// S_AXI_LITE
module S_AXI_LITE#(
		parameter integer S_AXI_LITE_SIZE = 5,
		parameter integer S_AXI_DATA_SIZE = 32 
		)(
		input S_AXI_ACLK,
		input S_AXI_ARESETN,
        input  [ 31 : 0] S_AXI_LITE_ARADDR,
        output S_AXI_LITE_ARREADY,
        input  S_AXI_LITE_ARVALID,
        output S_AXI_LITE_RVALID,
        input  S_AXI_LITE_RREADY,
        output [S_AXI_DATA_SIZE - 1: 0] S_AXI_LITE_RDATA,
        input  [ 31 : 0] S_AXI_LITE_AWADDR,
        output S_AXI_LITE_AWREADY,
        input  S_AXI_LITE_AWVALID,
        input  S_AXI_LITE_WVALID,
        output S_AXI_LITE_WREADY,
        input  [S_AXI_DATA_SIZE - 1: 0] S_AXI_LITE_WDATA,
        output S_AXI_LITE_BVALID,
        input S_AXI_LITE_BREADY
		);
		reg [S_AXI_DATA_SIZE - 1: 0] axi_reg0;
		reg [S_AXI_DATA_SIZE - 1: 0] axi_reg1;
		reg [S_AXI_DATA_SIZE - 1: 0] axi_reg2;
		reg [S_AXI_DATA_SIZE - 1: 0] axi_reg3;
		reg [S_AXI_DATA_SIZE - 1: 0] axi_reg4;
		reg [S_AXI_DATA_SIZE - 1: 0] axi_reg5;
        reg [ 31 : 0] axi_araddr ;
        reg [ 31 : 0] axi_awaddr ;
        reg [S_AXI_DATA_SIZE - 1: 0] axi_wdata;
        reg [S_AXI_DATA_SIZE - 1: 0] axi_rdata;
        reg awready;
        reg wready;
        reg awlatch;
        reg bvalid;
        reg axi_wen;
        reg axi_wack;
        reg arready;
        reg rvalid;
        reg axi_rvalid;
  ...
Size: about 1,400 cells after synthesis, ~270 flip-flops, about 140 I/O pins, about 11,000 um^2 of cells after synthesis.
Settings: LEC_CHECK=0, CAP_MARGIN=5, CELL_PAD_IN_SITES_GLOBAL_PLACEMENT=0, CORE_MARGIN=2, CORE_UTILIZATION=70, CTS_CLUSTER_DIAMETER=257, CTS_CLUSTER_SIZE=14, GPL_TIMING_DRIVEN=1, MAX_ROUTING_LAYER=met4, MIN_ROUTING_LAYER=met1, PLACE_DENSITY=0.8, SETUP_SLACK_MARGIN=0.5, SLEW_MARGIN=20, TNS_END_PERCENT=100; clock period 1.93 ns.
run.sh (not shown) runs the stock make flow with config.mk's settings and CLKGATE_MAP_FILE=.
The baseline never finished: it broke off in global routing (5_1_grt), error ODB-0269.
Rerun with:
==> flow/config.mk (replaced) <==
export PLATFORM = sky130hd
export DESIGN_NAME = S_AXI_LITE
export DESIGN_NICKNAME = S_AXI_LITE
export VERILOG_FILES = /design/flow/design.v
export SDC_FILE = /design/flow/constraint.sdc
export NUM_CORES = 4
export LEC_CHECK = 0
export CAP_MARGIN = 20
export CORE_MARGIN = 2
export CORE_UTILIZATION = 35
export SLEW_MARGIN = 20
==> flow/constraint.sdc (replaced) <==
create_clock -name core_clock -period 2.64 [get_ports {S_AXI_ACLK}]
set_input_delay 0.5280 -clock core_clock [delete_from_list [all_inputs] [get_ports {S_AXI_ACLK}]]
set_output_delay 0.5280 -clock core_clock [all_outputs]
set_load 0.01 [all_outputs]
- This time the run produced a clean layout
- synthesized cell count stays the same
- die area is higher by well over a third
- area after synthesis is unchanged
Rerun with:
--- a/flow/config.mk
+++ b/flow/config.mk
@@ -7,0 +8 @@
+export ABC_AREA = 1
@@ -10 +11,4 @@
-export CORE_UTILIZATION = 35
+export CORE_UTILIZATION = 72
+export CTS_CLUSTER_DIAMETER = 57
+export PLACE_DENSITY = 0.36
+export SETUP_SLACK_MARGIN = 0.5
==> flow/constraint.sdc (replaced) <==
create_clock -name core_clock -period 1.97 [get_ports {S_AXI_ACLK}]
set_input_delay 0.3940 -clock core_clock [delete_from_list [all_inputs] [get_ports {S_AXI_ACLK}]]
set_output_delay 0.3940 -clock core_clock [all_outputs]
set_load 0.01 [all_outputs]
Now the flow stopped in global routing (5_1_grt) (DPL-0038).
Synthesized cell count went up by a little under a tenth.
Synthesized area went down slightly.
Die area went down by well over a third.
Rerun with:
--- a/flow/config.mk
+++ b/flow/config.mk
@@ -8 +7,0 @@
-export ABC_AREA = 1
@@ -11,4 +10 @@
-export CORE_UTILIZATION = 72
-export CTS_CLUSTER_DIAMETER = 57
-export PLACE_DENSITY = 0.36
-export SETUP_SLACK_MARGIN = 0.5
+export CORE_UTILIZATION = 40
==> flow/constraint.sdc (replaced) <==
create_clock -name core_clock -period 2.64 [get_ports {S_AXI_ACLK}]
set_input_delay 0.5280 -clock core_clock [delete_from_list [all_inputs] [get_ports {S_AXI_ACLK}]]
set_output_delay 0.5280 -clock core_clock [all_outputs]
set_load 0.01 [all_outputs]
=>
- The changed run ran to the end with no violations
- synthesized cell count is lower by 7.1%
- die size is higher by about 80%
- synthesized area is higher by 1.9%
